==> design/flow/design.v <==
 module ADDER_TREE#(parameter DATA_IN_WIDTH = 8,DATA_OUT_WIDTH = 16)
							(clk,rst_n,ena,data_in1,data_in2,data_out,done,	pipe
							);
 input clk,rst_n,ena;
 input [DATA_IN_WIDTH - 1:0] data_in1,data_in2;
 output [DATA_OUT_WIDTH:0] data_out;
 output done;
 reg signed done;
 reg signed [DATA_OUT_WIDTH:0] data_out;
output [6:0] pipe;
reg signed [6:0] pipe;
wire data_in2_b0,data_in2_b1,data_in2_b2,data_in2_b3,data_in2_b4,data_in2_b5,data_in2_b6,data_in2_b7;
wire [DATA_IN_WIDTH - 1:0] M_wire0,M_wire1,M_wire2,M_wire3,M_wire4,M_wire5,M_wire6,M_wire7;
reg signed  [DATA_IN_WIDTH - 1:0] M_reg0,M_reg1,M_reg2,M_reg3,M_reg4,M_reg5,M_reg6,M_reg7;
reg signed  [DATA_IN_WIDTH:0] M_reg_ls1_0,M_reg_ls1_1,M_reg_ls1_2,M_reg_ls1_3,M_reg_ls1_4,M_reg_ls1_5,M_reg_ls1_6,M_reg_ls1_7;
reg signed  [DATA_IN_WIDTH + 1:0] Adder_reg1_0,Adder_reg1_1,Adder_reg1_2,Adder_reg1_3;
reg signed  [DATA_IN_WIDTH + 3:0] Adder_reg1_ls2_0,Adder_reg1_ls2_1,Adder_reg1_ls2_2,Adder_reg1_ls2_3,Adder_reg2_0,Adder_reg2_1;
reg signed  [DATA_IN_WIDTH + DATA_IN_WIDTH - 1:0] Adder_reg2_ls4_0,Adder_reg2_ls4_1;
reg signed  [DATA_IN_WIDTH + DATA_IN_WIDTH - 1:0] Adder_reg3_1;
assign data_in2_b0 = data_in2[0];
assign data_in2_b1 = data_in2[1];
assign data_in2_b2 = data_in2[2];
assign data_in2_b3 = data_in2[3];
assign data_in2_b4 = data_in2[4];
assign data_in2_b5 = data_in2[5];
assign data_in2_b6 = data_in2[6];
assign data_in2_b7 = data_in2[7];
assign M_wire0 = data_in2_b0 ? data_in1 : 0;
assign M_wire1 = data_in2_b1 ? data_in1 : 0;
assign M_wire2 = data_in2_b2 ? data_in1 : 0;
assign M_wire3 = data_in2_b3 ? data_in1 : 0;
assign M_wire4 = data_in2_b4 ? data_in1 : 0;
assign M_wire5 = data_in2_b5 ? data_in1 : 0;
assign M_wire6 = data_in2_b6 ? data_in1 : 0;
assign M_wire7 = data_in2_b7 ? data_in1 : 0;
always @(posedge clk or negedge rst_n)
  begin
    if(!rst_n)
	   begin
		   M_reg0 <= 0;
			M_reg1 <= 0;
			M_reg2 <= 0;
			M_reg3 <= 0;
			M_reg4 <= 0;
			M_reg5 <= 0;
			M_reg6 <= 0;
			M_reg7 <= 0;
			pipe[0] <= 0;
		end
	 else
	   begin
		  if(ena)
		    begin
			   M_reg0 <= M_wire0;
				M_reg1 <= M_wire1;
				M_reg2 <= M_wire2;
				M_reg3 <= M_wire3;
				M_reg4 <= M_wire4;
				M_reg5 <= M_wire5;
				M_reg6 <= M_wire6;
				M_reg7 <= M_wire7;
				pipe[0] <= 1;
			 end
		end
  end
always @(posedge clk or negedge rst_n)
  begin
    if(!rst_n)
	   begin
		   M_reg_ls1_0 <= 0;
			M_reg_ls1_1 <= 0;
			M_reg_ls1_2 <= 0;
			M_reg_ls1_3 <= 0;
			M_reg_ls1_4 <= 0;
			M_reg_ls1_5 <= 0;
			M_reg_ls1_6 <= 0;
			M_reg_ls1_7 <= 0;
			pipe[1] <= 0;
		end
	 else
	   begin
		  if(pipe[0])
		    begin
			   M_reg_ls1_0 <= M_reg0;
				M_reg_ls1_1 <= {M_reg1[7:0],1'b0};
				M_reg_ls1_2 <= M_reg2;
				M_reg_ls1_3 <= {M_reg3[7:0],1'b0};
				M_reg_ls1_4 <= M_reg4;
				M_reg_ls1_5 <= {M_reg5[7:0],1'b0};
				M_reg_ls1_6 <= M_reg6;
				M_reg_ls1_7 <= {M_reg7[7:0],1'b0};
				pipe[1] <= 1;
			 end
		end
  end
always @(posedge clk or negedge rst_n)
  begin
    if(!rst_n)
	   begin
		   Adder_reg1_0 <= 0;
			Adder_reg1_1 <= 0;
			Adder_reg1_2 <= 0;
			Adder_reg1_3 <= 0;
			pipe[2] <= 0;
		end
	 else
	   begin
		  if(pipe[1])
		    begin
			   Adder_reg1_0 <= M_reg_ls1_0 + M_reg_ls1_1;
				Adder_reg1_1 <= M_reg_ls1_2 + M_reg_ls1_3;
				Adder_reg1_2 <= M_reg_ls1_4 + M_reg_ls1_5;
				Adder_reg1_3 <= M_reg_ls1_6 + M_reg_ls1_7;
				pipe[2] <= 1;
			 end
		end
  end
always @(posedge clk or negedge rst_n)
  begin
    if(!rst_n)
	   begin
		   Adder_reg1_ls2_0 <= 0;
			Adder_reg1_ls2_1 <= 0;
			Adder_reg1_ls2_2 <= 0;
			Adder_reg1_ls2_3 <= 0;
			pipe[3] <= 0;
		end
	 else
	   begin
		  if(pipe[2])
		    begin
			   Adder_reg1_ls2_0 <= Adder_reg1_0;
				Adder_reg1_ls2_1 <= {Adder_reg1_1[9:0],2'b0};
				Adder_reg1_ls2_2 <= Adder_reg1_2;
				Adder_reg1_ls2_3 <= {Adder_reg1_3[9:0],2'b0};
				pipe[3] <= 1;
			 end
		end
  end
 always @(posedge clk or negedge rst_n)
  begin
    if(!rst_n)
	   begin
		   Adder_reg2_0 <= 0;
			Adder_reg2_1 <= 0;
			pipe[4] <= 0;
		end
	 else
	   begin
		  if(pipe[3])
		    begin
			   Adder_reg2_0 <= Adder_reg1_ls2_0 + Adder_reg1_ls2_1;
				Adder_reg2_1 <= Adder_reg1_ls2_2 + Adder_reg1_ls2_3;
				pipe[4] <= 1;
			 end
		end
  end
  always @(posedge clk or negedge rst_n)
  begin
    if(!rst_n)
	   begin
		   Adder_reg2_ls4_0 <= 0;
		   Adder_reg2_ls4_1 <= 0;
			pipe[5] <= 0;
		end
	 else
	   begin
		  if(pipe[4])
		    begin
				Adder_reg2_ls4_0 <= Adder_reg2_0;
				Adder_reg2_ls4_1 <= {Adder_reg2_1[11:0],4'b0};
				pipe[5] <= 1;
			 end
		end
  end
 always @(posedge clk or negedge rst_n)
  begin
    if(!rst_n)
	   begin
		   Adder_reg3_1 <= 0;
			pipe[6] <= 0;
		end
	 else
	   begin
		  if(pipe[5])
		    begin
			   Adder_reg3_1 <= Adder_reg2_ls4_0 + Adder_reg2_ls4_1;
				pipe[6] <= 1;
			 end
		end
  end
always @(posedge clk or negedge rst_n)
  begin
    if(!rst_n)
	   begin
		  data_out <= 0;
		  done <= 0; 
		end
	 else
	   begin
		  if(pipe[6])
		    begin
			  data_out <= Adder_reg3_1;
			  done <= 1'b1;
			 end
		end
  end
 endmodule 
==> design/flow/run.sh <==
#!/bin/bash
# the make line also repeats each setting of config.mk as NAME=value (left out here)
make -C /OpenROAD-flow-scripts/flow DESIGN_CONFIG=/design/flow/config.mk WORK_HOME=/design/flow/orfs CLKGATE_MAP_FILE= finish
==> design/flow/config.mk <==
export PLATFORM = sky130hd
export DESIGN_NAME = ADDER_TREE
export DESIGN_NICKNAME = ADDER_TREE
export VERILOG_FILES = /design/flow/design.v
export SDC_FILE = /design/flow/constraint.sdc
export NUM_CORES = 4
export LEC_CHECK = 0
export ABC_AREA = 1
export CAP_MARGIN = 5
export CORE_ASPECT_RATIO = 0.92
export CORE_MARGIN = 2
export CORE_UTILIZATION = 72
export CTS_CLUSTER_DIAMETER = 95
export CTS_CLUSTER_SIZE = 43
export PLACE_DENSITY = 0.36
export SETUP_SLACK_MARGIN = 0.45
export SLEW_MARGIN = 20
==> design/flow/constraint.sdc <==
create_clock -name core_clock -period 1.72 [get_ports {clk}]
set_input_delay 0.3440 -clock core_clock [delete_from_list [all_inputs] [get_ports {clk}]]
set_output_delay 0.3440 -clock core_clock [all_outputs]
set_load 0.01 [all_outputs]
==> results of run 1 <==
routing by layer:
metal  GRT usage [%]  GRT overflow
met5            26.0             0
met4            97.7           126
met3            76.0             9
met2             102           163
met1            86.0             8
timing repair:
item	in CTS
cloned	1
setup endpoints to repair	125
hold buffers	1
resized	234
endpoints found under the hold margin	37
pin swaps	71
setup buffers	63
==> flow_summary.yaml, run 1 <==
# generated from flow reports
floorplanning:
  ios: 44
  die_h_um: 136
  fp-utilization_pct: 73.3
  die_width_um: 148
  rows: 48
  coreArea_um2: 18700
  fp.dieArea_um2: 20200
yosys:
  ys_top_logic_family: "simple AND/OR/NAND/NOR gates"
  ys_sh_aoi_pct: 9.10
  syn_area_um2: 13700
  yosys_cells: 1631
  area_leaders: "dfrtp_1 54%, nand2_1 18%, ha_1 5.6%, o21ai_0 5.0%, inv_1 4.8%"
  ys_area_um2: 13700
  top_cells_by_count: "658 x nand2_1, 296 x dfrtp_1, 176 x inv_1"
  async_reset_ff_share_pct: 100
  ys_warn_count: 1
  ff_type: "dfrtp_1"
  numSynthFlops: 296
  syn_area_per_cell_um2: 8.42
  floorplan.nets: 1718
  ys_sh_mux_pct: 0
  ys_sh_simple_pct: 22.6
  yosys.stat.seqShare_pct: 53.9
  ys_sh_xor_pct: 0.956
  most_common_cell: "nand2_1"
  synth-edff-count: 0
  synth_cell_type_count: 27
  netlist_instances: 1631
  fa_ha_area_share_pct: 6.58
  synth_top_cell_by_area: "dfrtp_1"
  yosysTopAreaCellShare_pct: 53.9
placed_design:
  dpl_cell_area_um2: 15000
  pre_cts_slack_ns: 0.0605
  place_congestion: 0.871
  place.port_buffers: 43
  dpl.hpwl_mm: 22.0
  place_inst: 1897
grt:
  grt.overflow.total: 306
  grt_usage_pct: 88.3
status:
  error: "[ERROR GRT-0232] Routing congestion too high. Check the congestion heatmap in the GUI."
  lastStage: "global routing"
  outcome: "aborted with a tool error"
clock_network:
  cts.path.max_buffers: 3
  root_buffer: "clkbuf_16"
  clock-sinks: 296
  h-tree-depth: 1
  cts_made_buffers: 11
==> inputs of run 2 (changes only) <==
ABC_AREA = default   (was 1)
CAP_MARGIN = 25   (was 5)
CORE_ASPECT_RATIO = default   (was 0.92)
CORE_MARGIN = 5   (was 2)
CORE_UTILIZATION = 39   (was 72)
CTS_CLUSTER_DIAMETER = 38   (was 95)
CTS_CLUSTER_SIZE = 47   (was 43)
GPL_ROUTABILITY_DRIVEN = 0   (was default)
GPL_TIMING_DRIVEN = 1   (was default)
MAX_ROUTING_LAYER = met4   (was default)
MIN_ROUTING_LAYER = met1   (was default)
PLACE_DENSITY = default   (was 0.36)
SETUP_SLACK_MARGIN = default   (was 0.45)
TNS_END_PERCENT = 20   (was default)
clock period = 3.89 ns   (was 1.72 ns; I/O delays follow)
==> run 2 against run 1 <==
Effect of this change:
- the run now finishes clean
- die size rose by 91%
- area after synthesis decreased by 1.6%
- synthesized cell count decreased by 31%
==> flow_summary.yaml, run 2 <==
# implementation run metrics
status:
  outcome: "timing/DRC/antenna clean"
power:
  switching_share_pct: 29.2
  seqPwrFrac_pct: 39.2
  p_leak_nw: 7.22
  p_int_mw: 7.41
  top_power_group: "registers"
  power.density_nw_per_um2: 657
  powerClk_mw: 4.02
  switchingPower_mw: 3.05
  pwr-share-clk_pct: 38.4
  p_comb_mw: 2.34
  vdd_drop_max_uv: 370
  sequentialPower_mw: 4.10
  p_comb_share_pct: 22.4
timing:
  slew_headroom_pct: 34.1
  worst_pin_slew_ns: 0.988
  finalCriticalPeriod_ns: 3.02
  setup_viol: 0
  setup_tns_ns: 0
  hold_viol: 0
  rsz0062_at_grt: "false"
  finalCritPeriodShare_pct: 77.6
  setup_ws_ns: 0.870
  fin_skew_ns: 0.0250
  fmax_mhz: 331
  slew_violations: 0
yosys:
  ys_sh_mux_pct: 15.7
  ys_warn_count: 1
  syn_area_per_cell_um2: 12.0
  area_leaders: "dfrtp_1 55%, mux2_2 16%, ha_1 5.6%, o21ai_0 3.7%, nand3_1 2.5%"
  syn_area_um2: 13500
  synth_top_cell_by_area: "dfrtp_1"
  ff_type: "dfrtp_1"
  most_common_cell: "dfrtp_1"
  ys_area_um2: 13500
  yosys.stat.seqShare_pct: 54.8
  fa_ha_area_share_pct: 6.68
  ys_top_logic_family: "multiplexers"
  top_cells_by_count: "296 x dfrtp_1, 187 x mux2_2, 99 x o21ai_0"
  synth_cell_type_count: 50
  netlist_instances: 1124
  async_reset_ff_share_pct: 100
  synth-edff-count: 0
  ys_sh_xor_pct: 2.07
  yosys_cells: 1124
  floorplan.nets: 1211
  ys_sh_simple_pct: 6.85
  yosysTopAreaCellShare_pct: 54.8
  ys_sh_aoi_pct: 9.94
  numSynthFlops: 296
cells_and_area:
  final_cells: 1654
  area_growth_pct: 17.8
  seq_area_um2: 7410
  layout.nets: 1250
  fillers: 3174
  layout.area.comb_um2: 5570
  stdcell_area_um2: 15900
clock_network:
  cts_made_buffers: 46
  path_clk_slew_ns: 0.06
  root_buffer: "clkbuf_16"
  clk-insertion-delay-late_ns: 0.55
  cts_tree: "yes"
  cts.path.max_buffers: 3
  ctsResizeCount: 0
  post_cts_buffers: 0
  cts_hold_buffers: 0
  clock-sinks: 296
  h-tree-depth: 2
run:
  max-cap-violations: 0
  warning_count: 28
placed_design:
  dpl_cell_area_um2: 14400
  dpl.hpwl_mm: 16.7
  place.port_buffers: 43
  place_inst: 1570
  pre_cts_slack_ns: 1.39
floorplanning:
  rows: 68
  fp.dieArea_um2: 38500
  coreArea_um2: 34400
  ios: 44
  die_h_um: 196
  fp-utilization_pct: 39.3
  die_width_um: 196
grt:
  grt_max_degree: 130
  antenna_found_initial: 0
  grt.overflow.total: 0
  first_global_vias: 8661
  grt_pass1_wl_mm: 44.8
  grt_usage_pct: 14.3
route:
  drc_errors: 0
  via_per_inst: 4.95
  num_antenna_cells: 0
  ant_nets: 0
  routed_wl_mm: 25.4
  drt_iter0_drc: 407
  drt-pass1-iter-count: 4
  wl_per_cell_um: 15.4
  via_count: 8189
critical_path:
  criticalPathCategory: "flip-flop to output port"
  cp-end-kind: "output port"
  critPathLaunch: "pipe[4]"
  crit_family: "flip-flops"
  crit_chain: "clkdlybuf4s50_1"
  worst-r2r-setup-slack_ns: 1.67
  r2r_end: "Adder_reg1_1[7]"
  path_depth: 1
  cp-start-kind: "flip-flop"
  crit_path_end: "pipe[4]"
  cp_data_arrival_time_ns: 2.24
  cpPeakStageDelay_ns: 0.99
  cp_max_fo: 27
  cpMaxStageDelayCell: "dfrtp_1"
  required_ns: 3.11
  rr_worst_depth: 7
  path_buffers: 1
  timing.rr.start: "M_reg_ls1_2[1]"
hold_path:
  min_path_type: "input port to asynchronous set/reset pin"
[run 2: metal layers]
| metal | part of all wire (%) | up-vias | track usage [%] |
|---|---|---|---|
| li1 | - | 4048 | - |
| met1 | 50 | 3964 | 20.8 |
| met2 | 44 | 133 | 20.8 |
| met3 | 3.9 | 44 | 2.54 |
| met4 | 2.0 | 0 | 3.65 |
| met5 | 0 | - | - |
[run 2: through the flow]
| stage | hold slack, ns | utilization (%) | total power [mW] |
|---|---|---|---|
| after detailed placement | 0.472 | 41.8 | 6.52 |
| final | 0.232 | 46.3 | 10.5 |
| after floorplan | 0.443 | - | 5.82 |
| after global placement | 0.458 | 41.8 | 6.46 |
| after global routing | 0.274 | 46.3 | 11.1 |
| after CTS | 0.237 | 46.3 | 10.6 |
[run 2: cell type report]
type	instances	share of cell area, %
Inverter	78	1.84
Clock inverter	36	2.44
Timing Repair Buffer	51	3.28
Multi-Input combinational cell	690	35.0
Clock buffer	48	7.34
Sequential cell	296	46.5
Tap cell	455	3.57
==> inputs of run 3 (changes only) <==
ABC_AREA = 1   (was default)
CAP_MARGIN = 20   (was 25)
CORE_ASPECT_RATIO = 0.92   (was default)
CORE_MARGIN = 2   (was 5)
CORE_UTILIZATION = 72   (was 39)
CTS_CLUSTER_DIAMETER = default   (was 38)
CTS_CLUSTER_SIZE = 84   (was 47)
GPL_ROUTABILITY_DRIVEN = default   (was 0)
GPL_TIMING_DRIVEN = default   (was 1)
MAX_ROUTING_LAYER = default   (was met4)
MIN_ROUTING_LAYER = default   (was met1)
SETUP_SLACK_MARGIN = 0.17   (was default)
TNS_END_PERCENT = default   (was 20)
clock period = 1.72 ns   (was 3.89 ns; I/O delays follow)
==> run 3 against run 2 <==
Effect of this change:
- the layout now fails its checks (negative setup slack)
- synthesized cell count up 45%
- combinational power rose to 3.5 times the previous value
- register-to-register slack worse by 1.7 ns
- sequential power up 130%
- non-clock buffer count up 71
- critical path type is now flip-flop to flip-flop
- largest cell class unchanged
==> flow_summary.yaml, run 3 <==
# implementation run metrics
power:
  p_leak_nw: 8.42
  switching_share_pct: 36.1
  seqPwrFrac_pct: 39.3
  sequentialPower_mw: 9.54
  p_comb_share_pct: 33.8
  p_comb_mw: 8.20
  switchingPower_mw: 8.75
  powerClk_mw: 6.53
  vdd_drop_max_uv: 1150
  pwr-share-clk_pct: 26.9
  top_power_group: "registers"
  power.density_nw_per_um2: 1440
  p_int_mw: 15.5
route:
  drt-pass1-iter-count: 12
  wl_per_cell_um: 19.7
  via_per_inst: 6.07
  num_antenna_cells: 0
  routed_wl_mm: 39.4
  via_count: 12100
  drt_iter0_drc: 1303
  drc_errors: 0
  ant_nets: 0
grt:
  first_global_vias: 10700
  grt_max_degree: 80
  antenna_found_initial: 0
  grt_usage_pct: 31.4
  grt_pass1_wl_mm: 51.5
  grt.overflow.total: 0
yosys:
  synth-edff-count: 0
  ys_sh_simple_pct: 22.6
  netlist_instances: 1631
  ys_sh_mux_pct: 0
  area_leaders: "dfrtp_1 54%, nand2_1 18%, ha_1 5.6%, o21ai_0 5.0%, inv_1 4.8%"
  top_cells_by_count: "658 x nand2_1, 296 x dfrtp_1, 176 x inv_1"
  yosysTopAreaCellShare_pct: 53.9
  ys_sh_xor_pct: 0.956
  floorplan.nets: 1718
  ys_area_um2: 13700
  ys_warn_count: 1
  numSynthFlops: 296
  yosys.stat.seqShare_pct: 53.9
  most_common_cell: "nand2_1"
  synth_cell_type_count: 27
  async_reset_ff_share_pct: 100
  syn_area_um2: 13700
  synth_top_cell_by_area: "dfrtp_1"
  ys_top_logic_family: "simple AND/OR/NAND/NOR gates"
  fa_ha_area_share_pct: 6.58
  ff_type: "dfrtp_1"
  ys_sh_aoi_pct: 9.10
  syn_area_per_cell_um2: 8.42
  yosys_cells: 1631
timing:
  fin_skew_ns: 0.00959
  setup_ws_ns: -0.0620
  slew_violations: 0
  setup_tns_ns: -0.143
  fmax_mhz: 561
  hold_viol: 0
  setup_viol: 6
  worst_pin_slew_ns: 0.548
  slew_headroom_pct: 63.5
  finalCritPeriodShare_pct: 104
  rsz0062_at_grt: "true"
  finalCriticalPeriod_ns: 1.78
clock_network:
  cts_made_buffers: 29
  clk-insertion-delay-late_ns: 0.54
  cts_tree: "yes"
  h-tree-depth: 1
  cts.path.max_buffers: 3
  root_buffer: "clkbuf_16"
  clock-sinks: 296
  path_clk_slew_ns: 0.07
critical_path:
  required_ns: 2.18
  r2r_end: "Adder_reg3_1[10]"
  cpPeakStageDelay_ns: 0.41
  rr_worst_depth: 9
  cp-start-kind: "flip-flop"
  timing.rr.start: "Adder_reg2_ls4_1[4]"
  path_depth: 9
  criticalPathCategory: "flip-flop to flip-flop"
  crit_path_end: "Adder_reg3_1[10]"
  cpMaxStageDelayCell: "dfrtp_1"
  path_buffers: 0
  cp-end-kind: "flip-flop"
  critPathLaunch: "Adder_reg2_ls4_1[4]"
  crit_chain: "ha_2 > fa_2 > nand2_2 > nand3_2 > nand2_2 > o21ai_2 > nand2_1 > nand2_1 > o21ai_1"
  cp_data_arrival_time_ns: 2.24
  cp_max_fo: 2
  worst-r2r-setup-slack_ns: -0.06
  crit_family: "adder cells"
placed_design:
  place_congestion: 0.926
  place_inst: 1896
  place.port_buffers: 43
  dpl.hpwl_mm: 19.9
floorplanning:
  rows: 48
  die_h_um: 136
  ios: 44
  coreArea_um2: 18700
  die_width_um: 148
  fp.dieArea_um2: 20200
  fp-utilization_pct: 73.3
cells_and_area:
  final_util_pct: 89.9
  fillers: 818
  area_growth_pct: 22.7
  layout.nets: 1815
  layout.area.comb_um2: 6330
  seq_area_um2: 7410
  final_cells: 2000
status:
  outcome: "complete, but fails checks"
  so.violations: "negative setup slack"
hold_path:
  min_path_type: "input port to asynchronous set/reset pin"
run:
  warning_count: 31
  max-cap-violations: 0
[run 3: layout make-up]
| cell class | instances | area share [%] |
|---|---|---|
| well taps | 250 | 1.86 |
| multi-input cells | 1101 | 37.6 |
| inverters | 178 | 3.96 |
| clock inverters | 13 | 0.735 |
| flip-flops and latches | 296 | 44.0 |
| repair buffers | 122 | 6.79 |
| clock buffers | 40 | 5.09 |
[run 3: timing repair]
action / CTS / global route
cloned: 0 / 0
setup endpoints to repair: 54 / 55
hold buffers: 1 / 0
setup buffers: 16 / 34
gates resized: 93 / 145
hold endpoints to repair: 56 / 0
pin swaps: 21 / 56
[run 3: through the flow]
stage          hold slack (ns)  setup slack (ns)  power, mW  cell area, um2
2_1_floorplan           0.0484             0.160       13.0           13800
3_3_place_gp             0.230            0.0556       14.5           14600
3_5_place_dp             0.233           0.00714       14.8           14600
4_1_cts                  0.279            0.0847       21.7           15900
5_1_grt                  0.300            -0.139       25.2           16900
6_report                 0.277           -0.0620       24.3           16900
[run 3: metal layers]
layer  vias up  GRT usage, %  wire, um
li1       5371             -         -
met1      5806          42.1     14500
met2       739          54.8     19900
met3       228          3.15      2820
met4         0          10.0      2140
met5         -             0         0
==> inputs of run 4 (changes only) <==
ABC_AREA = default   (was 1)
CORE_ASPECT_RATIO = default   (was 0.92)
CORE_UTILIZATION = 66   (was 72)
CTS_CLUSTER_SIZE = default   (was 84)
SETUP_SLACK_MARGIN = 0.43   (was 0.17)
clock period = 2.63 ns   (was 1.72 ns; I/O delays follow)
==> run 4 against run 3 <==
Effect of this change:
- global-route usage shrank 8.0 points
- the run now finishes clean
- largest power group unchanged
- worst hold slack gained 0.19 ns
- maximum frequency is 16% lower
- critical endpoint is now Adder_reg1_1[7]
- design area is 9.3% lower
- power down 43%
- register-to-register slack improved by 0.57 ns
==> flow_summary.yaml, run 4 <==
# implementation run metrics
critical_path:
  cp-end-kind: "flip-flop"
  cp-start-kind: "flip-flop"
  cpPeakStageDelay_ns: 0.42
  rr_worst_depth: 7
  path_buffers: 0
  cpMaxStageDelayCell: "fa_1"
  crit_path_end: "Adder_reg1_1[7]"
  timing.rr.start: "M_reg_ls1_2[1]"
  worst-r2r-setup-slack_ns: 0.51
  crit_chain: "ha_1 > fa_1 > a21oi_2 > o21ai_1 > o21ai_0 > or3b_1 > a31o_2"
  required_ns: 3.06
  criticalPathCategory: "flip-flop to flip-flop"
  path_depth: 7
  crit_family: "adder cells"
  cp_max_fo: 3
  cp_data_arrival_time_ns: 2.56
  critPathLaunch: "M_reg_ls1_2[1]"
  r2r_end: "Adder_reg1_1[7]"
power:
  switchingPower_mw: 3.91
  p_comb_share_pct: 25.7
  powerClk_mw: 4.29
  switching_share_pct: 28.1
  pwr-share-clk_pct: 30.9
  p_comb_mw: 3.56
  seqPwrFrac_pct: 43.5
  sequentialPower_mw: 6.03
  top_power_group: "registers"
  power.density_nw_per_um2: 908
  p_int_mw: 9.98
  vdd_drop_max_uv: 607
  p_leak_nw: 7.05
grt:
  grt_usage_pct: 23.4
  antenna_found_initial: 0
  grt_max_degree: 77
  grt_pass1_wl_mm: 41.6
  grt.overflow.total: 0
  first_global_vias: 8262
route:
  routed_wl_mm: 24.1
  drc_errors: 0
  ant_nets: 0
  via_per_inst: 5.72
  num_antenna_cells: 0
  via_count: 8266
  wl_per_cell_um: 16.7
  drt-pass1-iter-count: 5
  drt_iter0_drc: 383
placed_design:
  pre_cts_slack_ns: 0.414
  place.port_buffers: 43
  place_congestion: 0.837
  dpl.hpwl_mm: 16.1
  dpl_cell_area_um2: 14200
timing:
  finalCritPeriodShare_pct: 80.7
  setup_viol: 0
  setup_ws_ns: 0.508
  finalCriticalPeriod_ns: 2.12
  fin_skew_ns: 0.0200
  worst_pin_slew_ns: 0.895
  rsz0062_at_grt: "true"
  setup_tns_ns: 0
  fmax_mhz: 471
  hold_viol: 0
  slew_headroom_pct: 40.4
  slew_violations: 0
cells_and_area:
  final_util_pct: 75.8
  fillers: 1336
  area_growth_pct: 13.1
  layout.nets: 1241
  stdcell_area_um2: 15300
clock_network:
  cts_tree: "yes"
  path_clk_slew_ns: 0.06
  root_buffer: "clkbuf_16"
  cts.path.max_buffers: 3
  cts_made_buffers: 30
  h-tree-depth: 1
  clk-insertion-delay-late_ns: 0.55
  clock-sinks: 296
yosys:
  floorplan.nets: 1211
  most_common_cell: "dfrtp_1"
  ys_warn_count: 1
  ys_sh_simple_pct: 6.85
  ys_top_logic_family: "multiplexers"
  async_reset_ff_share_pct: 100
  netlist_instances: 1124
  ys_sh_mux_pct: 15.7
  synth_cell_type_count: 50
  ys_sh_aoi_pct: 9.94
  syn_area_per_cell_um2: 12.0
  ys_sh_xor_pct: 2.07
  syn_area_um2: 13500
  numSynthFlops: 296
  yosys.stat.seqShare_pct: 54.8
  area_leaders: "dfrtp_1 55%, mux2_2 16%, ha_1 5.6%, o21ai_0 3.7%, nand3_1 2.5%"
  yosys_cells: 1124
  ff_type: "dfrtp_1"
  yosysTopAreaCellShare_pct: 54.8
  top_cells_by_count: "296 x dfrtp_1, 187 x mux2_2, 99 x o21ai_0"
  ys_area_um2: 13500
  fa_ha_area_share_pct: 6.68
  synth_top_cell_by_area: "dfrtp_1"
  synth-edff-count: 0
floorplanning:
  ios: 44
  fp.dieArea_um2: 21600
  rows: 52
  die_h_um: 147
  fp-utilization_pct: 67.0
  die_width_um: 147
  coreArea_um2: 20200
hold_path:
  hold_start: "done"
  whs_path_depth: 1
  min_to: "done"
  min_path_type: "flip-flop to flip-flop"
status:
  outcome: "timing/DRC/antenna clean"
run:
  max-cap-violations: 0
  warning_count: 29
## run 4: metal layers
metal / wire, um / global-route usage [%] / up-vias
li1: - / - / 4000
met1: 11500 / 34.0 / 4063
met2: 11300 / 37.8 / 156
met3: 814 / 3.04 / 47
met4: 527 / 6.11 / 0
met5: 0 / 0 / -
## run 4: layout make-up
type | count | area (um2) | area share (%)
clock buffers | 44 | 885 | 5.79
well taps | 270 | 338 | 2.21
inverters | 78 | 293 | 1.91
clock inverters | 10 | 131 | 0.859
flip-flops and latches | 296 | 7410 | 48.5
multi-input cells | 690 | 5610 | 36.7
repair buffers | 58 | 626 | 4.09
## run 4: metrics by stage
| step | hold slack [ns] | std cells | total power, mW |
|---|---|---|---|
| floorplan | 0.230 | 1124 | 8.60 |
| global placement | 0.448 | 1390 | 9.48 |
| detailed placement | 0.452 | 1390 | 9.62 |
| CTS | 0.469 | 1445 | 14.0 |
| global route | 0.495 | 1446 | 14.7 |
| finish | 0.462 | 1446 | 13.9 |
## run 4: repair_timing
item | 4_1_cts | 5_1_grt
gates cloned | 0 | 0
endpoints found under the setup margin | 4 | 8
resized | 4 | 12
hold endpoints to repair | 39 | 0
pin swaps | 0 | 1
setup buffers | 0 | 1
hold buffers | 1 | 0
==> inputs of run 5 (changes only) <==
ABC_AREA = 1   (was default)
CORE_UTILIZATION = 70   (was 66)
CTS_CLUSTER_DIAMETER = 345   (was default)
CTS_CLUSTER_SIZE = 14   (was default)
SETUP_SLACK_MARGIN = default   (was 0.43)
clock period = 1.69 ns   (was 2.63 ns; I/O delays follow)
==> run 5 against run 4 <==
Effect of this change:
- now fails the layout checks on negative setup slack
- design area is 2.6% higher
- utilization is 5.3 points higher
- clock-buffer cell count is 19 lower
- wire length is 21% higher
- register-to-register slack worse by 0.53 ns
- clock skew is 0.010 ns lower
- synthesized cell count is 45% higher
- sequential power is 56% higher
- maximum frequency is 24% higher
- critical path type unchanged
==> flow_summary.yaml, run 5 <==
# implementation run metrics
hold_path:
  hold_start: "ena"
  whs_path_depth: 3
  min_path_type: "input port to flip-flop"
  min_to: "M_reg7[3]"
placed_design:
  dpl.hpwl_mm: 20.3
  place_inst: 1925
  place_congestion: 0.866
  place.port_buffers: 43
  pre_cts_slack_ns: -0.0429
grt:
  antenna_found_initial: 0
  first_global_vias: 10300
  grt_pass1_wl_mm: 48.2
  grt_max_degree: 57
  grt.overflow.total: 0
  grt_usage_pct: 28.7
floorplanning:
  fp-utilization_pct: 71.0
  fp.dieArea_um2: 20800
  rows: 51
  ios: 44
  coreArea_um2: 19300
  die_h_um: 144
  die_width_um: 144
yosys:
  async_reset_ff_share_pct: 100
  yosys_cells: 1631
  ys_warn_count: 1
  ys_sh_aoi_pct: 9.10
  ys_area_um2: 13700
  top_cells_by_count: "658 x nand2_1, 296 x dfrtp_1, 176 x inv_1"
  most_common_cell: "nand2_1"
  ys_top_logic_family: "simple AND/OR/NAND/NOR gates"
  syn_area_per_cell_um2: 8.42
  ys_sh_mux_pct: 0
  numSynthFlops: 296
  fa_ha_area_share_pct: 6.58
  ys_sh_xor_pct: 0.956
  netlist_instances: 1631
  syn_area_um2: 13700
  synth_top_cell_by_area: "dfrtp_1"
  floorplan.nets: 1718
  synth-edff-count: 0
  ff_type: "dfrtp_1"
  yosys.stat.seqShare_pct: 53.9
  ys_sh_simple_pct: 22.6
  synth_cell_type_count: 27
  area_leaders: "dfrtp_1 54%, nand2_1 18%, ha_1 5.6%, o21ai_0 5.0%, inv_1 4.8%"
  yosysTopAreaCellShare_pct: 53.9
timing:
  holdWs_ns: 0.318
  hold_viol: 0
  rsz0062_at_grt: "true"
  slew_violations: 0
  finalCritPeriodShare_pct: 101
  setup_ws_ns: -0.0211
  fin_skew_ns: 0.00970
  finalCriticalPeriod_ns: 1.71
  fmax_mhz: 584
  setup_viol: 2
  worst_pin_slew_ns: 0.503
  slew_headroom_pct: 66.5
cells_and_area:
  final_util_pct: 81.1
  layout.nets: 1787
  fillers: 1298
  area_growth_pct: 14.2
  final_cells: 1965
clock_network:
  clk-insertion-delay-late_ns: 0.53
  clock-sinks: 296
  cts_tree: "yes"
  cts.path.max_buffers: 3
  h-tree-depth: 1
  root_buffer: "clkbuf_16"
  cts_made_buffers: 25
  path_clk_slew_ns: 0.06
critical_path:
  r2r_end: "Adder_reg1_1[9]"
  critPathLaunch: "M_reg_ls1_3[1]"
  cpMaxStageDelayCell: "dfrtp_1"
  cp-start-kind: "flip-flop"
  required_ns: 2.11
  cpPeakStageDelay_ns: 0.38
  crit_chain: "ha_2 > fa_2 > nand2_2 > nand2_4 > nand2_4 > nand2_4 > nand3_2 > nand2_2 > nand2_1 > nand2_1 > nand2_1 > nand2_1"
  worst-r2r-setup-slack_ns: -0.02
  path_buffers: 0
  cp-end-kind: "flip-flop"
  crit_family: "simple AND/OR/NAND/NOR gates"
  rr_worst_depth: 12
  cp_common_cell: "nand2_1"
  cp_data_arrival_time_ns: 2.13
  path_depth: 12
  cp_max_fo: 3
  criticalPathCategory: "flip-flop to flip-flop"
  crit_path_end: "Adder_reg1_1[9]"
  timing.rr.start: "M_reg_ls1_3[1]"
power:
  p_comb_mw: 5.97
  top_power_group: "registers"
  power.density_nw_per_um2: 1300
  pwr-share-clk_pct: 24.6
  switching_share_pct: 33.2
  seqPwrFrac_pct: 46.2
  power.total_mw: 20.4
  sequentialPower_mw: 9.43
  p_comb_share_pct: 29.2
  p_int_mw: 13.7
  switchingPower_mw: 6.78
  p_leak_nw: 8.09
  vdd_drop_max_uv: 970
  powerClk_mw: 5.03
route:
  drt-pass1-iter-count: 5
  via_count: 10800
  drc_errors: 0
  wl_per_cell_um: 14.8
  routed_wl_mm: 29.2
  ant_nets: 0
  drt_iter0_drc: 578
  num_antenna_cells: 0
  via_per_inst: 5.49
status:
  outcome: "complete, but fails checks"
  so.violations: "negative setup slack"
run:
  max-cap-violations: 0
  warning_count: 29
## run 5: layout make-up
| cell class | instances | area [um2] | share of cell area (%) |
|---|---|---|---|
| Sequential cell | 296 | 7410 | 47.2 |
| Multi-Input combinational cell | 1101 | 5670 | 36.2 |
| Timing Repair Buffer | 98 | 952 | 6.07 |
| Inverter | 178 | 668 | 4.26 |
| Clock buffer | 25 | 626 | 3.99 |
| Tap cell | 265 | 332 | 2.11 |
| Clock inverter | 2 | 25.0 | 0.160 |
## run 5: through the flow
step                setup TNS (ns)  cell area [um2]
global placement                 0            14700
finish                     -0.0232            15700
detailed placement          -0.237            14700
floorplan                        0            13700
global route                -0.735            15700
CTS                              0            15400
## run 5: routing by layer
layer | wire length, um | up-vias | track usage [%]
li1 | - | 5290 | -
met1 | 12400 | 5149 | 37.3
met2 | 15000 | 292 | 51.3
met3 | 1100 | 56 | 3.41
met4 | 665 | 0 | 8.31
met5 | 0 | - | 0
## run 5: what timing repair did
| item | in CTS | in global routing |
|---|---|---|
| pin swaps | 0 | 15 |
| endpoints found under the hold margin | 42 | 0 |
| setup endpoints to repair | 36 | 23 |
| buffers inserted | 1 | 11 |
| resized | 40 | 54 |
| hold buffers | 1 | 0 |
==> inputs of run 6 (changes only) <==
ABC_AREA = default   (was 1)
CORE_UTILIZATION = 72   (was 70)
CTS_CLUSTER_DIAMETER = 102   (was 345)
CTS_CLUSTER_SIZE = 24   (was 14)
PLACE_DENSITY_LB_ADDON = 0.29   (was default)
SETUP_SLACK_MARGIN = 0.31   (was default)
clock period = 1.95 ns   (was 1.69 ns; I/O delays follow)
==> run 6 against run 5 <==
Effect of this change:
- area after synthesis is 1.6% lower
- flip-flop count stayed put
- critical path type unchanged
- clock power fell by 27%
- register-to-register slack got worse by 0.20 ns
- global-route usage up 2.6 points
- critical endpoint is now Adder_reg1_1[5]
- die size fell by 4.2%
- final cell count shrank 26%
- wire length up 23%
- the layout still fails its checks (negative setup slack)
==> flow_summary.yaml, run 6 <==
# implementation run metrics
floorplanning:
  ios: 44
  coreArea_um2: 18600
  fp-utilization_pct: 72.8
  rows: 50
  die_h_um: 141
  die_width_um: 141
  fp.dieArea_um2: 19900
power:
  pwr-share-clk_pct: 19.5
  powerClk_mw: 3.68
  p_leak_nw: 7.33
  power.density_nw_per_um2: 1170
  sequentialPower_mw: 8.40
  switching_share_pct: 33.6
  seqPwrFrac_pct: 44.4
  p_comb_share_pct: 36.1
  p_comb_mw: 6.82
  top_power_group: "registers"
  vdd_drop_max_uv: 677
  switchingPower_mw: 6.36
  p_int_mw: 12.5
yosys:
  ys_warn_count: 1
  top_cells_by_count: "296 x dfrtp_1, 187 x mux2_2, 99 x o21ai_0"
  numSynthFlops: 296
  synth_top_cell_by_area: "dfrtp_1"
  syn_area_per_cell_um2: 12.0
  ys_sh_aoi_pct: 9.94
  async_reset_ff_share_pct: 100
  ys_top_logic_family: "multiplexers"
  ys_sh_xor_pct: 2.07
  ys_area_um2: 13500
  floorplan.nets: 1211
  area_leaders: "dfrtp_1 55%, mux2_2 16%, ha_1 5.6%, o21ai_0 3.7%, nand3_1 2.5%"
  fa_ha_area_share_pct: 6.68
  ys_sh_mux_pct: 15.7
  most_common_cell: "dfrtp_1"
  yosysTopAreaCellShare_pct: 54.8
  ys_sh_simple_pct: 6.85
  synth-edff-count: 0
  synth_cell_type_count: 50
  yosys.stat.seqShare_pct: 54.8
  ff_type: "dfrtp_1"
  netlist_instances: 1124
  yosys_cells: 1124
  syn_area_um2: 13500
placed_design:
  place_congestion: 0.787
  pre_cts_slack_ns: -0.118
  place.port_buffers: 43
  dpl.hpwl_mm: 17.4
critical_path:
  cpPeakStageDelay_ns: 0.41
  crit_chain: "ha_2 > fa_2 > a21oi_2 > buf_4 > buf_6 > nor2b_1 > nor3_1 > nor2_1 > mux2_4"
  cp_max_fo: 2
  cp_data_arrival_time_ns: 2.58
  critPathLaunch: "M_reg_ls1_3[1]"
  path_buffers: 2
  worst-r2r-setup-slack_ns: -0.22
  crit_path_end: "Adder_reg1_1[5]"
  rr_worst_depth: 9
  timing.rr.start: "M_reg_ls1_3[1]"
  r2r_end: "Adder_reg1_1[5]"
  criticalPathCategory: "flip-flop to flip-flop"
  cp-start-kind: "flip-flop"
  cpMaxStageDelayCell: "dfrtp_1"
  path_depth: 9
  required_ns: 2.35
  cp-end-kind: "flip-flop"
  crit_family: "adder cells"
run:
  max-cap-violations: 0
  warning_count: 31
status:
  outcome: "complete, but fails checks"
  so.violations: "negative setup slack"
clock_network:
  clock-sinks: 296
  cts.path.max_buffers: 3
  clk-insertion-delay-late_ns: 0.51
  cts_made_buffers: 16
  root_buffer: "clkbuf_16"
  h-tree-depth: 1
  cts_tree: "yes"
  path_clk_slew_ns: 0.11
timing:
  fin_skew_ns: 0.0324
  finalCritPeriodShare_pct: 111
  rsz0062_at_grt: "true"
  fmax_mhz: 460
  setup_ws_ns: -0.224
  setup_viol: 18
  finalCriticalPeriod_ns: 2.17
  worst_pin_slew_ns: 0.811
  slew_violations: 0
  hold_viol: 0
  slew_headroom_pct: 45.9
  setup_tns_ns: -1.82
grt:
  grt_pass1_wl_mm: 49.9
  grt_max_degree: 130
  grt_usage_pct: 31.4
  first_global_vias: 9537
  antenna_found_initial: 0
  grt.overflow.total: 0
route:
  drc_errors: 0
  dr_wl_met2_mm: 18.1
  drt-met1-wl_mm: 13.9
  dr_wl_met3_mm: 2.23
  routed_wl_mm: 35.9
  via_count: 9661
  num_antenna_cells: 0
  ant_nets: 0
  wl_per_cell_um: 24.8
  top_layer_used: "met4"
  drt-pass1-iter-count: 5
  via_per_inst: 6.67
  drt_iter0_drc: 799
cells_and_area:
  final_util_pct: 87.1
  layout.nets: 1298
  area_growth_pct: 19.6
hold_path:
  min_path_type: "input port to asynchronous set/reset pin"
## run 6: metal layers
metal / vias to the layer above / global-route usage [%]
li1: 4081 / -
met1: 4895 / 41.4
met2: 532 / 54.0
met3: 153 / 3.91
met4: 0 / 11.7
met5: - / 0
## run 6: metrics by stage
stage / area (um2) / power, mW / std cells / hold slack (ns)
4_1_cts: 15600 / 17.5 / 1422 / 0.340
6_report: 16200 / 18.9 / 1448 / 0.335
3_3_place_gp: 14400 / 12.9 / 1369 / 0.263
3_5_place_dp: 14400 / 13.3 / 1369 / 0.264
5_1_grt: 16200 / 19.7 / 1448 / 0.350
2_1_floorplan: 13600 / 11.7 / 1124 / 0.0944
## run 6: layout make-up
class | count | area [um2]
flip-flops and latches | 296 | 7420
fillers | 785 | 2400
clock inverters | 1 | 16.3
inverters | 78 | 293
repair buffers | 129 | 1190
well taps | 234 | 293
clock buffers | 20 | 437
multi-input cells | 690 | 6530
## run 6: what timing repair did
action | CTS | global route
endpoints found under the setup margin | 64 | 49
endpoints found under the hold margin | 27 | 0
resized | 123 | 79
hold buffers | 1 | 0
pin swaps | 66 | 73
setup buffers | 31 | 26
==> inputs of run 7 (changes only) <==
ABC_AREA = 1   (was default)
CAP_MARGIN = 5   (was 20)
CTS_CLUSTER_DIAMETER = 31   (was 102)
CTS_CLUSTER_SIZE = default   (was 24)
PLACE_DENSITY_LB_ADDON = default   (was 0.29)
SETUP_SLACK_MARGIN = 0.42   (was 0.31)
TNS_END_PERCENT = 80   (was default)
clock period = 1.69 ns   (was 1.95 ns; I/O delays follow)
==> run 7 against run 6 <==
Effect of this change:
- the flow now stops in global routing
- synthesized cell count rose by 45%
- die size rose by 1.5%
- area after synthesis rose by 1.6%
==> flow_summary.yaml, run 7 <==
# generated from flow reports
clock_network:
  root_buffer: "clkbuf_16"
  cts.path.max_buffers: 3
  h-tree-depth: 2
  clock-sinks: 296
  cts_made_buffers: 48
yosys:
  synth_cell_type_count: 27
  ff_type: "dfrtp_1"
  ys_sh_mux_pct: 0
  syn_area_um2: 13700
  ys_sh_aoi_pct: 9.10
  area_leaders: "dfrtp_1 54%, nand2_1 18%, ha_1 5.6%, o21ai_0 5.0%, inv_1 4.8%"
  ys_sh_simple_pct: 22.6
  floorplan.nets: 1718
  synth-edff-count: 0
  ys_sh_xor_pct: 0.956
  ys_area_um2: 13700
  syn_area_per_cell_um2: 8.42
  top_cells_by_count: "658 x nand2_1, 296 x dfrtp_1, 176 x inv_1"
  async_reset_ff_share_pct: 100
  ys_warn_count: 1
  ys_top_logic_family: "simple AND/OR/NAND/NOR gates"
  yosys_cells: 1631
  netlist_instances: 1631
  fa_ha_area_share_pct: 6.58
  numSynthFlops: 296
  synth_top_cell_by_area: "dfrtp_1"
  yosysTopAreaCellShare_pct: 53.9
  yosys.stat.seqShare_pct: 53.9
  most_common_cell: "nand2_1"
placed_design:
  place_congestion: 0.895
  pre_cts_slack_ns: 0.0256
  place_inst: 1878
  dpl.hpwl_mm: 20.7
  place.port_buffers: 43
status:
  outcome: "aborted with a tool error"
  lastStage: "global routing"
  error: "[ERROR DPL-0038] Utilization greater than 100%, impossible to legalize"
floorplanning:
  rows: 50
  fp.dieArea_um2: 20200
  ios: 44
  fp-utilization_pct: 73.4
  die_width_um: 142
  coreArea_um2: 18700
  die_h_um: 142
[run 7: stage by stage]
stage | total power [mW] | hold WS [ns] | cell area [um2]
after detailed placement | 16.1 | 0.180 | 15000
after CTS | 28.0 | 0.167 | 17800
after floorplan | 14.1 | 0.0424 | 14200
after global placement | 15.7 | 0.181 | 15000
[run 7: what timing repair did]
action	CTS
hold buffers	1
gates cloned	2
hold endpoints to repair	152
setup buffers	58
pin swaps	84
resized	241
setup endpoints to repair	101
==> inputs of run 8 (changes only) <==
CAP_MARGIN = 20   (was 5)
CTS_CLUSTER_DIAMETER = 395   (was 31)
GPL_TIMING_DRIVEN = 0   (was default)
SETUP_SLACK_MARGIN = -0.15   (was 0.42)
TNS_END_PERCENT = default   (was 80)
clock period = 1.7 ns   (was 1.69 ns; I/O delays follow)
==> run 8 against run 7 <==
Effect of this change:
- the layout now fails its checks (negative setup slack)
- die size unchanged
- synthesized cell count unchanged
- area after synthesis unchanged
==> flow_summary.yaml, run 8 <==
# implementation run metrics
status:
  outcome: "complete, but fails checks"
  so.violations: "negative setup slack"
placed_design:
  pre_cts_slack_ns: -0.140
  place.port_buffers: 43
  place_congestion: 0.894
  dpl_cell_area_um2: 14500
  dpl.hpwl_mm: 22.1
route:
  num_antenna_cells: 0
  via_per_inst: 5.70
  drt-pass1-iter-count: 7
  wl_per_cell_um: 16.5
  via_count: 11200
  routed_wl_mm: 32.4
  drc_errors: 0
  ant_nets: 0
  drt_iter0_drc: 682
cells_and_area:
  stdcell_area_um2: 15700
  layout.nets: 1801
  final_util_pct: 84.1
  area_growth_pct: 14.6
  fillers: 1088
yosys:
  most_common_cell: "nand2_1"
  ff_type: "dfrtp_1"
  top_cells_by_count: "658 x nand2_1, 296 x dfrtp_1, 176 x inv_1"
  netlist_instances: 1631
  fa_ha_area_share_pct: 6.58
  floorplan.nets: 1718
  synth_top_cell_by_area: "dfrtp_1"
  area_leaders: "dfrtp_1 54%, nand2_1 18%, ha_1 5.6%, o21ai_0 5.0%, inv_1 4.8%"
  ys_sh_aoi_pct: 9.10
  ys_warn_count: 1
  syn_area_um2: 13700
  ys_sh_simple_pct: 22.6
  synth_cell_type_count: 27
  async_reset_ff_share_pct: 100
  synth-edff-count: 0
  ys_sh_xor_pct: 0.956
  yosysTopAreaCellShare_pct: 53.9
  yosys.stat.seqShare_pct: 53.9
  ys_top_logic_family: "simple AND/OR/NAND/NOR gates"
  numSynthFlops: 296
  syn_area_per_cell_um2: 8.42
  yosys_cells: 1631
  ys_sh_mux_pct: 0
  ys_area_um2: 13700
critical_path:
  cpPeakStageDelay_ns: 0.42
  cp_max_fo: 3
  cp-end-kind: "flip-flop"
  timing.rr.start: "Adder_reg2_ls4_1[4]"
  cp-start-kind: "flip-flop"
  cpMaxStageDelayCell: "dfrtp_1"
  crit_family: "adder cells"
  rr_worst_depth: 8
  path_depth: 8
  worst-r2r-setup-slack_ns: -0.11
  r2r_end: "Adder_reg3_1[12]"
  cp_common_cell: "nand3_1"
  crit_path_end: "Adder_reg3_1[12]"
  critPathLaunch: "Adder_reg2_ls4_1[4]"
  required_ns: 2.13
  cp_data_arrival_time_ns: 2.24
  path_buffers: 0
  criticalPathCategory: "flip-flop to flip-flop"
  crit_chain: "ha_2 > fa_2 > nand2_1 > nand3_1 > nand3_1 > nand3b_1 > nand3_1 > nand2_1"
floorplanning:
  coreArea_um2: 18700
  die_h_um: 142
  fp-utilization_pct: 73.4
  die_width_um: 142
  fp.dieArea_um2: 20200
  rows: 50
  ios: 44
power:
  switching_share_pct: 31.4
  pwr-share-clk_pct: 32.1
  power.density_nw_per_um2: 1410
  p_comb_mw: 5.70
  top_power_group: "registers"
  p_leak_nw: 8.21
  switchingPower_mw: 6.95
  p_comb_share_pct: 25.8
  sequentialPower_mw: 9.32
  seqPwrFrac_pct: 42.1
  powerClk_mw: 7.11
  p_int_mw: 15.2
  vdd_drop_max_uv: 1010
clock_network:
  root_buffer: "clkbuf_16"
  clock-sinks: 296
  clk-insertion-delay-late_ns: 0.55
  cts_tree: "yes"
  cts.path.max_buffers: 3
  h-tree-depth: 1
  cts_made_buffers: 30
  path_clk_slew_ns: 0.07
grt:
  grt_usage_pct: 33.1
  first_global_vias: 11300
  antenna_found_initial: 0
  grt.overflow.total: 0
  grt_pass1_wl_mm: 53.3
  grt_max_degree: 109
timing:
  setup_viol: 31
  slew_headroom_pct: 59.2
  rsz0062_at_grt: "true"
  fmax_mhz: 553
  finalCriticalPeriod_ns: 1.81
  setup_ws_ns: -0.108
  finalCritPeriodShare_pct: 106
  hold_viol: 0
  worst_pin_slew_ns: 0.611
  slew_violations: 0
  fin_skew_ns: 0.0178
run:
  warning_count: 31
  max-cap-violations: 0
hold_path:
  min_path_type: "input port to asynchronous set/reset pin"
[run 8: area by class of cell]
type	instances	area [um2]	share of cell area, %
multi-input combinational	1101	5460	34.7
tap	234	293	1.86
timing repair buffer	51	558	3.55
clock buffer	46	912	5.80
buffer	56	267	1.69
sequential	296	7410	47.1
inverter	178	668	4.25
clock inverter	9	170	1.08
[run 8: timing repair]
action                                  4_1_cts  5_1_grt
endpoints found under the hold margin        35        0
buffers inserted                              1        3
pin swaps                                     0        2
hold buffers                                  1        0
endpoints found under the setup margin        7       18
resized                                       7       25
[run 8: metrics by stage]
step | power (mW) | TNS [ns] | hold slack, ns | instances
after floorplan | 13.2 | 0 | 0.0444 | 1631
after global placement | 14.6 | -3439.02 | 0.447 | 1908
after detailed placement | 14.9 | -1.04 | 0.222 | 1911
after CTS | 22.0 | -3.04 | 0.249 | 1968
after global routing | 23.4 | -4.27 | 0.264 | 1971
final | 22.1 | -1.67 | 0.242 | 1971
[run 8: layer usage]
metal / GRT usage, % / routed length (um)
met5: 0 / 0
met1: 37.5 / 12200
met3: 3.80 / 1310
met4: 15.2 / 1360
met2: 62.4 / 17500
==> inputs of run 9 (changes only) <==
CAP_MARGIN = 25   (was 20)
CORE_UTILIZATION = 71   (was 72)
CTS_CLUSTER_DIAMETER = 38   (was 395)
CTS_CLUSTER_SIZE = 90   (was default)
GPL_TIMING_DRIVEN = 1   (was 0)
MIN_ROUTING_LAYER = met1   (was default)
PLACE_DENSITY = 0.35   (was default)
SETUP_SLACK_MARGIN = -0.12   (was -0.15)
clock period = 1.69 ns   (was 1.7 ns; I/O delays follow)
==> run 9 against run 8 <==
Effect of this change:
- still fails the layout checks on negative setup slack
- wire length decreased by 7.4%
- area after synthesis stayed put
- design area increased by 0.78%
- clock-buffer cell count shrank 7
- largest power group unchanged
- worst setup slack improved by 0.043 ns
- largest cell class unchanged
- flip-flop count is the same
- sequential power is 0.8% higher
- combinational power is essentially flat
- power rose by 1.7%
- synthesized cell count unchanged
==> flow_summary.yaml, run 9 <==
# implementation run metrics
yosys:
  async_reset_ff_share_pct: 100
  yosys_cells: 1631
  synth_cell_type_count: 27
  ys_area_um2: 13700
  fa_ha_area_share_pct: 6.58
  ys_sh_aoi_pct: 9.10
  numSynthFlops: 296
  top_cells_by_count: "658 x nand2_1, 296 x dfrtp_1, 176 x inv_1"
  ys_sh_xor_pct: 0.956
  ys_warn_count: 1
  yosys.stat.seqShare_pct: 53.9
  syn_area_um2: 13700
  ys_sh_mux_pct: 0
  ys_top_logic_family: "simple AND/OR/NAND/NOR gates"
  area_leaders: "dfrtp_1 54%, nand2_1 18%, ha_1 5.6%, o21ai_0 5.0%, inv_1 4.8%"
  floorplan.nets: 1718
  netlist_instances: 1631
  yosysTopAreaCellShare_pct: 53.9
  ys_sh_simple_pct: 22.6
  most_common_cell: "nand2_1"
  syn_area_per_cell_um2: 8.42
  synth-edff-count: 0
  synth_top_cell_by_area: "dfrtp_1"
  ff_type: "dfrtp_1"
critical_path:
  crit_chain: "clkdlybuf4s50_1"
  worst-r2r-setup-slack_ns: -0.06
  cp_data_arrival_time_ns: 1.42
  path_buffers: 1
  criticalPathCategory: "flip-flop to output port"
  critPathLaunch: "data_out[15]"
  rr_worst_depth: 12
  timing.rr.start: "M_reg_ls1_2[1]"
  crit_path_end: "data_out[16]"
  required_ns: 1.35
  cpMaxStageDelayCell: "clkdlybuf4s50_1"
  cp_max_fo: 3
  cp-start-kind: "flip-flop"
  r2r_end: "Adder_reg1_1[9]"
  cp-end-kind: "output port"
  path_depth: 1
  cpPeakStageDelay_ns: 0.54
  crit_family: "buffers and inverters"
clock_network:
  cts.path.max_buffers: 3
  clock-sinks: 296
  cts_made_buffers: 35
  cts_tree: "yes"
  h-tree-depth: 2
  path_clk_slew_ns: 0.06
  clk-insertion-delay-late_ns: 0.52
  root_buffer: "clkbuf_16"
grt:
  first_global_vias: 11000
  antenna_found_initial: 0
  grt_pass1_wl_mm: 50.9
  grt_max_degree: 77
  grt_usage_pct: 30.9
  grt.overflow.total: 0
hold_path:
  min_to: "M_reg1[7]"
  hold_start: "ena"
  whs_path_depth: 3
  min_path_type: "input port to flip-flop"
route:
  drt-pass1-iter-count: 5
  via_count: 11100
  wl_per_cell_um: 15.2
  drc_errors: 0
  routed_wl_mm: 30.1
  via_per_inst: 5.59
  num_antenna_cells: 0
  drt_iter0_drc: 695
  ant_nets: 0
timing:
  slew_headroom_pct: 67.0
  fin_skew_ns: 0.0271
  hold_viol: 0
  slew_violations: 0
  finalCriticalPeriod_ns: 1.76
  finalCritPeriodShare_pct: 104
  setup_ws_ns: -0.0657
  fmax_mhz: 570
  setup_tns_ns: -0.894
  worst_pin_slew_ns: 0.494
  setup_viol: 25
power:
  p_comb_mw: 5.69
  p_comb_share_pct: 25.3
  powerClk_mw: 7.42
  top_power_group: "registers"
  switching_share_pct: 32.0
  seqPwrFrac_pct: 41.7
  switchingPower_mw: 7.21
  vdd_drop_max_uv: 1050
  power.density_nw_per_um2: 1420
  power.total_mw: 22.5
  pwr-share-clk_pct: 33.0
  p_leak_nw: 8.23
  p_int_mw: 15.3
  sequentialPower_mw: 9.39
floorplanning:
  rows: 50
  coreArea_um2: 18800
  die_h_um: 143
  fp-utilization_pct: 72.9
  die_width_um: 143
  fp.dieArea_um2: 20500
  ios: 44
placed_design:
  place.port_buffers: 43
  dpl.hpwl_mm: 19.8
  place_congestion: 0.846
cells_and_area:
  area_growth_pct: 15.5
  layout.nets: 1782
  fillers: 1115
run:
  warning_count: 28
  max-cap-violations: 0
status:
  outcome: "complete, but fails checks"
  so.violations: "negative setup slack"
-- run 9: per-layer routing --
metal / GRT usage (%) / vias up / share of wire [%]
met5: 0 / - / 0
met4: 10.6 / 0 / 2.9
met3: 5.23 / 89 / 5.2
met2: 54.5 / 375 / 51
met1: 38.7 / 5300 / 41
li1: - / 5291 / -
-- run 9: layout make-up --
| type | instances | area (um2) | share of cell area [%] |
|---|---|---|---|
| multi-input combinational | 1101 | 5480 | 34.5 |
| clock buffer | 39 | 921 | 5.81 |
| sequential | 296 | 7410 | 46.7 |
| clock inverter | 19 | 234 | 1.48 |
| timing repair buffer | 83 | 827 | 5.21 |
| tap | 260 | 325 | 2.05 |
| inverter | 178 | 668 | 4.21 |
-- run 9: metrics by stage --
| stage | cell area [um2] | setup slack [ns] | hold slack, ns | std cells | utilization, % |
|---|---|---|---|---|---|
| floorplan | 13700 | 0.0739 | 0.0424 | 1631 | - |
| global placement | 14600 | 0.0102 | 0.243 | 1910 | 77.3 |
| detailed placement | 14600 | -0.0642 | 0.245 | 1910 | 77.3 |
| CTS | 15700 | -0.116 | 0.257 | 1969 | 83.5 |
| global route | 15900 | -0.150 | 0.273 | 1976 | 84.2 |
| finish | 15900 | -0.0657 | 0.262 | 1976 | 84.2 |
-- run 9: timing repair --
item	CTS	global route
endpoints found under the setup margin	3	19
resized	3	33
buffers inserted	0	7
pin swaps	0	6
endpoints found under the hold margin	32	0
hold buffers	1	0
==> inputs of run 10 (changes only) <==
ABC_AREA = default   (was 1)
CAP_MARGIN = 20   (was 25)
CORE_UTILIZATION = 69   (was 71)
CTS_CLUSTER_DIAMETER = default   (was 38)
CTS_CLUSTER_SIZE = 15   (was 90)
GPL_TIMING_DRIVEN = default   (was 1)
MIN_ROUTING_LAYER = default   (was met1)
PLACE_DENSITY = 0.67   (was 0.35)
SETUP_SLACK_MARGIN = 0.5   (was -0.12)
clock period = 2.67 ns   (was 1.69 ns; I/O delays follow)
==> run 10 against run 9 <==
Effect of this change:
- now clean on timing, DRC and antenna
- flip-flop count is the same
- utilization down 5.3 points
- sequential power is 37% lower
- via count down 25%
- area after synthesis shrank 1.6%
- power is 40% lower
- wire length decreased by 20%
- largest cell class unchanged
- global-route usage is 6.3 points lower
==> flow_summary.yaml, run 10 <==
# implementation run metrics
run:
  max-cap-violations: 0
  warning_count: 32
power:
  sequentialPower_mw: 5.96
  p_leak_nw: 7.05
  switching_share_pct: 28.2
  switchingPower_mw: 3.80
  pwr-share-clk_pct: 29.9
  p_comb_share_pct: 25.9
  powerClk_mw: 4.04
  p_int_mw: 9.69
  seqPwrFrac_pct: 44.1
  top_power_group: "registers"
  p_comb_mw: 3.50
  power.density_nw_per_um2: 884
  vdd_drop_max_uv: 632
critical_path:
  cpPeakStageDelay_ns: 0.52
  path_buffers: 2
  cp_data_arrival_time_ns: 1.54
  r2r_end: "Adder_reg1_2[7]"
  path_depth: 2
  crit_chain: "buf_6 > clkdlybuf4s50_1"
  worst-r2r-setup-slack_ns: 0.60
  cpMaxStageDelayCell: "clkdlybuf4s50_1"
  rr_worst_depth: 7
  cp-end-kind: "output port"
  crit_family: "buffers and inverters"
  cp-start-kind: "flip-flop"
  critPathLaunch: "pipe[3]"
  crit_path_end: "pipe[3]"
  timing.rr.start: "M_reg_ls1_4[1]"
  cp_max_fo: 2
  required_ns: 2.14
  criticalPathCategory: "flip-flop to output port"
hold_path:
  whs_path_depth: 2
  hold_start: "Adder_reg3_1[11]"
  min_to: "Adder_reg3_1[11]"
  min_path_type: "flip-flop to flip-flop"
yosys:
  synth_top_cell_by_area: "dfrtp_1"
  ys_area_um2: 13500
  yosys.stat.seqShare_pct: 54.8
  ys_warn_count: 1
  ys_sh_mux_pct: 15.7
  ys_sh_aoi_pct: 9.94
  synth-edff-count: 0
  ys_sh_xor_pct: 2.07
  top_cells_by_count: "296 x dfrtp_1, 187 x mux2_2, 99 x o21ai_0"
  most_common_cell: "dfrtp_1"
  synth_cell_type_count: 50
  fa_ha_area_share_pct: 6.68
  numSynthFlops: 296
  yosysTopAreaCellShare_pct: 54.8
  async_reset_ff_share_pct: 100
  syn_area_um2: 13500
  floorplan.nets: 1211
  ys_sh_simple_pct: 6.85
  yosys_cells: 1124
  ff_type: "dfrtp_1"
  netlist_instances: 1124
  syn_area_per_cell_um2: 12.0
  area_leaders: "dfrtp_1 55%, mux2_2 16%, ha_1 5.6%, o21ai_0 3.7%, nand3_1 2.5%"
  ys_top_logic_family: "multiplexers"
grt:
  grt_max_degree: 130
  grt_pass1_wl_mm: 41.1
  grt.overflow.total: 0
  grt_usage_pct: 24.5
  antenna_found_initial: 0
  first_global_vias: 8268
clock_network:
  root_buffer: "clkbuf_16"
  cts_made_buffers: 29
  h-tree-depth: 1
  path_clk_slew_ns: 0.06
  clk-insertion-delay-late_ns: 0.53
  cts_tree: "yes"
  cts.path.max_buffers: 3
  clock-sinks: 296
route:
  drc_errors: 0
  via_count: 8246
  ant_nets: 0
  routed_wl_mm: 24.1
  via_per_inst: 5.72
  wl_per_cell_um: 16.7
  drt-pass1-iter-count: 5
  drt_iter0_drc: 404
  num_antenna_cells: 0
timing:
  finalCritPeriodShare_pct: 77.7
  setup_tns_ns: 0
  rsz0062_at_grt: "true"
  worst_pin_slew_ns: 0.897
  slew_violations: 0
  fin_skew_ns: 0.00573
  hold_viol: 0
  slew_headroom_pct: 40.2
  fmax_mhz: 482
  setup_viol: 0
  finalCriticalPeriod_ns: 2.07
floorplanning:
  fp-utilization_pct: 69.9
  fp.dieArea_um2: 20700
  die_width_um: 144
  die_h_um: 144
  ios: 44
  rows: 51
  coreArea_um2: 19300
placed_design:
  place.port_buffers: 43
  place_inst: 1388
  dpl.hpwl_mm: 16.3
  place_congestion: 0.818
cells_and_area:
  final_util_pct: 78.9
  final_cells: 1441
  area_growth_pct: 12.9
  layout.nets: 1244
status:
  outcome: "timing/DRC/antenna clean"
[run 10: timing repair]
item / 4_1_cts / 5_1_grt
setup buffers: 1 / 1
hold buffers: 1 / 0
pin swaps: 0 / 3
setup endpoints to repair: 5 / 10
endpoints found under the hold margin: 61 / 0
gates resized: 6 / 15
[run 10: area by class of cell]
class | count | area [um2]
Clock buffer | 45 | 916
Clock inverter | 5 | 53.8
Fill cell | 1225 | 4070
Inverter | 78 | 293
Multi-Input combinational cell | 690 | 5620
Sequential cell | 296 | 7410
Tap cell | 265 | 332
Timing Repair Buffer | 62 | 639
[run 10: routing by layer]
metal	GRT usage, %	routed length (um)	up-vias
li1	-	-	4001
met5	0	0	-
met2	40.8	11600	128
met1	35.8	11400	4094
met4	4.28	263	0
met3	2.98	810	23
[run 10: stage by stage]
step	hold slack, ns	worst slack, ns	instance area (um2)	total power [mW]
2_1_floorplan	0.238	0.603	13500	8.48
3_3_place_gp	0.450	0.535	14200	9.33
3_5_place_dp	0.468	0.450	14200	9.48
4_1_cts	0.484	0.472	15200	13.6
5_1_grt	0.512	0.481	15300	14.3
6_report	0.478	0.595	15300	13.5
Power is estimated from default activity; no workload was simulated.
